== job 1801 ==
==> flow/design.v <==
module ALU(
    clk,
    rst_n,
    valid,
    ready,
    mode,
    in_A,
    in_B,
    out
);
    input         clk, rst_n;
    input         valid;
    input  [1:0]  mode;  
    output        ready;
    input  [31:0] in_A, in_B;
    output [63:0] out;
    parameter IDLE = 3'd0;
    parameter MUL  = 3'd1;
    parameter DIV  = 3'd2;
    parameter AND = 3'd3;
    parameter OR = 3'd4;
    parameter OUT  = 3'd5;
    reg  [ 2:0] state, state_nxt;
    reg  [ 4:0] counter, counter_nxt;
    reg  [63:0] shreg, shreg_nxt;
    reg  [31:0] alu_in, alu_in_nxt;
    reg  [32:0] alu_out;
    reg         ready;
    assign out = shreg;
    always @(*) begin
        if(state==OUT) ready = 1;
        else ready = 0;
    end
    always @(*) begin
        case(state)
            IDLE: begin
                if(!valid)                state_nxt = IDLE;
                else if(valid && mode==0) state_nxt = MUL;
                else if(valid && mode==1) state_nxt = DIV;
                else if(valid && mode==2) state_nxt = AND;
                else                      state_nxt = OR;
            end
            MUL : state_nxt = (counter==31) ? OUT : MUL;
            DIV : state_nxt = (counter==31) ? OUT : DIV;
            AND : state_nxt = OUT;
            OR  : state_nxt = OUT;
            OUT : state_nxt = IDLE;
            default : state_nxt = IDLE;
        endcase
    end
    always @(*) begin
        if(state==MUL && counter<31) begin
            counter_nxt = counter + 1;
        end
        else if(state==DIV && counter<31) begin
            counter_nxt = counter + 1;
        end
        else begin
            counter_nxt = 0;
        end
    end
    always @(*) begin
        case(state)
            IDLE: begin
                if (valid) begin
                    alu_in_nxt = in_B;
                end
                else begin
                    alu_in_nxt = 0;
                end
            end
            OUT : begin
                alu_in_nxt = 0;
            end
            default: begin
                alu_in_nxt = alu_in;
            end
        endcase
    end
    always @(*) begin
        case(state)
            IDLE: alu_out = 0;
            MUL : begin
                if(shreg[0]==1)
                    alu_out = alu_in + shreg[63:32];
                else
                    alu_out = shreg[63:32];
            end
            DIV : begin
                if(shreg[62:31]>=alu_in) begin
                    alu_out = shreg[62:31] - alu_in;
                end
                else begin 
                    alu_out = shreg[62:31];
                end
            end
            AND : alu_out = shreg[31:0] & alu_in;
            OR  : alu_out = shreg[31:0] | alu_in;
            OUT : alu_out = 0;
            default : alu_out = 0;
        endcase
    end
    always @(*) begin
        case(state)
            IDLE: begin
                if (valid) begin
                    shreg_nxt[31:0] = in_A;
                    shreg_nxt[63:32] = 32'b0;
                end
                else begin
                    shreg_nxt[31:0] = 0;
                    shreg_nxt[63:32] = 32'b0;
                end
            end
            MUL : begin
                shreg_nxt = {alu_out, shreg[31:1]};
            end
            DIV : begin
                shreg_nxt = {alu_out[31:0], shreg[30:0], (shreg[62:31]>=alu_in)};
            end
            AND : shreg_nxt = {31'b0, alu_out};
            OR  : shreg_nxt = {31'b0, alu_out};
            OUT :  
            shreg_nxt = shreg;
            default :  
            shreg_nxt = shreg;
        endcase
    end
    always @(posedge clk or negedge rst_n) begin
        if (!rst_n) begin
            state <= IDLE;
            counter <= 0;
            shreg <= 0;
            alu_in <= 0;
        end
        else begin
            state <= state_nxt;
            counter <= counter_nxt;
            shreg <= shreg_nxt;
            alu_in <= alu_in_nxt;
        end
    end
endmodule
make LEC_CHECK=0 CAP_MARGIN=0 CELL_PAD_IN_SITES_DETAIL_PLACEMENT=0 CELL_PAD_IN_SITES_GLOBAL_PLACEMENT=0 CORE_MARGIN=2 CORE_UTILIZATION=70 CTS_CLUSTER_DIAMETER=42 CTS_CLUSTER_SIZE=35 SETUP_SLACK_MARGIN=0.93 SLEW_MARGIN=20 finish   # period 3.64 ns
run.sh (not shown) runs the stock make flow with config.mk's settings and CLKGATE_MAP_FILE=.
Tool error DPL-0033 stopped job 1801 during 4_1_cts; no final results.
### job 1801 -> job 2477
# job 1801
export LEC_CHECK = 0
export CAP_MARGIN = 0
export CELL_PAD_IN_SITES_DETAIL_PLACEMENT = 0
export CELL_PAD_IN_SITES_GLOBAL_PLACEMENT = 0
export CORE_MARGIN = 2
export CORE_UTILIZATION = 70
export CTS_CLUSTER_DIAMETER = 42
export CTS_CLUSTER_SIZE = 35
export SETUP_SLACK_MARGIN = 0.93
export SLEW_MARGIN = 20
create_clock -name core_clock -period 3.64 [get_ports {clk}]
# job 2477
export LEC_CHECK = 0
export CAP_MARGIN = 20
export CORE_MARGIN = 2
export CORE_UTILIZATION = 40
export SLEW_MARGIN = 20
create_clock -name core_clock -period 4.05 [get_ports {clk}]
[summary]
- Having completed the whole flow, job 2477 delivered a layout that passed the timing, design-rule and antenna checks.
- Die area: job 2477 vs job 1801 up 72%
- Per the comparison of job 2477 with job 1801, post-synthesis register bit count flat, area after synthesis flat, chip area from the yosys synthesis statistics flat, worst setup timing slack at the placement stage up 0.37 ns, die span in x up about 30%.
- Going from job 1801 to job 2477, share of synthesized registers carrying an async set or reset stayed essentially flat; HPWL reported at the end of detailed placement now larger.
Setup changes, job 2477 to job 9803
# job 2477
export LEC_CHECK = 0
export CAP_MARGIN = 20
export CORE_MARGIN = 2
export CORE_UTILIZATION = 40
export SLEW_MARGIN = 20
create_clock -name core_clock -period 4.05 [get_ports {clk}]
# job 9803
export LEC_CHECK = 0
export CAP_MARGIN = 20
export CORE_MARGIN = 2
export CORE_UTILIZATION = 57
export CTS_CLUSTER_DIAMETER = 379
export CTS_CLUSTER_SIZE = 100
export SLEW_MARGIN = 20
create_clock -name core_clock -period 8.0 [get_ports {clk}]
## What came out
- Biggest fanout along the worst timing path (job 9803 over job 2477): increase, 17
- Comparing job 2477 and job 9803, via count is lower on job 2477.
- In the metrics for job 2477 and job 9803, the one carrying the higher final hold slack is job 9803.
- Global routing usage on met1: lower on job 2477
- Floorplan die height, job 2477 and job 9803: higher on job 2477
- | sequential share of layout area | higher: job 9803 |
- Re cell-internal power: job 2477 and job 9803 aren't equal, and the higher value belongs to job 2477.
- Job 9803 against job 2477: maximum frequency shrank by 0.023 GHz, area of the mapped netlist has remained practically unchanged, area of the multi-input gates was more or less identical.
- Compared with job 2477, job 9803 shows a lower fraction of power consumed by combinational cells.


Starts from the design.v that is shown in full above.
==> flow/config.mk <==
export PLATFORM = sky130hd
export DESIGN_NAME = ALU
export DESIGN_NICKNAME = ALU
export VERILOG_FILES = /design/flow/design.v
export SDC_FILE = /design/flow/constraint.sdc
export NUM_CORES = 4
export LEC_CHECK = 0
export CAP_MARGIN = 20
export CORE_MARGIN = 2
export CORE_UTILIZATION = 67
export CTS_CLUSTER_DIAMETER = 28
export CTS_CLUSTER_SIZE = 26
export SETUP_SLACK_MARGIN = 0.48
export SLEW_MARGIN = 20
==> flow/constraint.sdc <==
create_clock -name core_clock -period 3.37 [get_ports {clk}]
set_input_delay 0.6740 -clock core_clock [delete_from_list [all_inputs] [get_ports {clk}]]
set_output_delay 0.6740 -clock core_clock [all_outputs]
set_load 0.01 [all_outputs]
The starting point failed in global routing (5_1_grt).
Change:
ABC_AREA = 1   (was default)
CORE_UTILIZATION = 72   (was 67)
CTS_CLUSTER_DIAMETER = default   (was 28)
CTS_CLUSTER_SIZE = default   (was 26)
SETUP_SLACK_MARGIN = default   (was 0.48)
clock period = 3.48 ns   (was 3.37 ns; I/O delays follow)
The new run went through all stages and came out clean.
Synthesized cell count grows by well over a third.
Die size increases by a few percent.
Synthesized area came out higher by about a fifth.


// ALU: RTL as listed in full above, without the edits since
clock: 5.05 ns
lec_check: 0
abc_area: 1
cap_margin: 20
core_aspect_ratio: 0.5
core_margin: 2
core_utilization: 72
cts_cluster_diameter: 377
cts_cluster_size: 98
place_density: 0.39
setup_slack_margin: -0.34
slew_margin: 20
tns_end_percent: 10
Next try:
==> flow/config.mk (replaced) <==
export PLATFORM = sky130hd
export DESIGN_NAME = ALU
export DESIGN_NICKNAME = ALU
export VERILOG_FILES = /design/flow/design.v
export SDC_FILE = /design/flow/constraint.sdc
export NUM_CORES = 4
export LEC_CHECK = 0
export CAP_MARGIN = 20
export CORE_MARGIN = 2
export CORE_UTILIZATION = 57
export CTS_CLUSTER_SIZE = 98
export SLEW_MARGIN = 20
==> flow/constraint.sdc (replaced) <==
create_clock -name core_clock -period 6.13 [get_ports {clk}]
set_input_delay 1.2260 -clock core_clock [delete_from_list [all_inputs] [get_ports {clk}]]
set_output_delay 1.2260 -clock core_clock [all_outputs]
set_load 0.01 [all_outputs]
=>
- The new run passed the timing, design-rule and antenna checks
- sequential share of layout area rises by 2.3 points
- non-clock buffer count is higher by 5
- register-to-register slack is better by 420 ps
- final cell count decreases by 26%
- first-iteration DRC count went down by 49%
- setup slack improved by 420 ps
- cell area falls by 10%
- area after synthesis came out lower by 12%
- routed wire length went down by 20%


Setup of red:
Starts from the design.v that is shown in full above.
clock: 2.36 ns
lec_check: 0
cap_margin: 0
cell_pad_in_sites_detail_placement: 2
cell_pad_in_sites_global_placement: 1
core_margin: 10
core_utilization: 52
cts_cluster_size: 62
min_routing_layer: met2
place_density_lb_addon: 0.01
setup_slack_margin: 0.61
slew_margin: 20
For red, the flow was terminated by a tool error in detailed placement (3_5_place_dp) and produced no final design.
> inputs changed (red -> blue)
Settings: CELL_PAD_IN_SITES_DETAIL_PLACEMENT removed (was 2); MIN_ROUTING_LAYER removed (was met2); CORE_MARGIN changed from 10 to 2; SETUP_SLACK_MARGIN removed (was 0.61); CELL_PAD_IN_SITES_GLOBAL_PLACEMENT removed (was 1); PLACE_DENSITY_LB_ADDON removed (was 0.01); CAP_MARGIN changed from 0 to 20; CORE_UTILIZATION changed from 52 to 40; CTS_CLUSTER_SIZE removed (was 62); the clock period (ns, I/O delays scaled along) changed from 2.36 to 8.0.
--- outcome ---
blue has completed all stages; timing, DRC and antenna checks passed.
Pre-placement core utilization ends up lower on blue.
Compared to red, blue was floorplanned on a bigger die.
Between red and blue, the flow reports final estimated routing congestion in global placement decreasing by more than 10%.
blue vs red on area inside the core boundary: blue is the higher one.
Sort red and blue by die outline width asc -> top: red
Power is estimated from default activity; no workload was simulated.
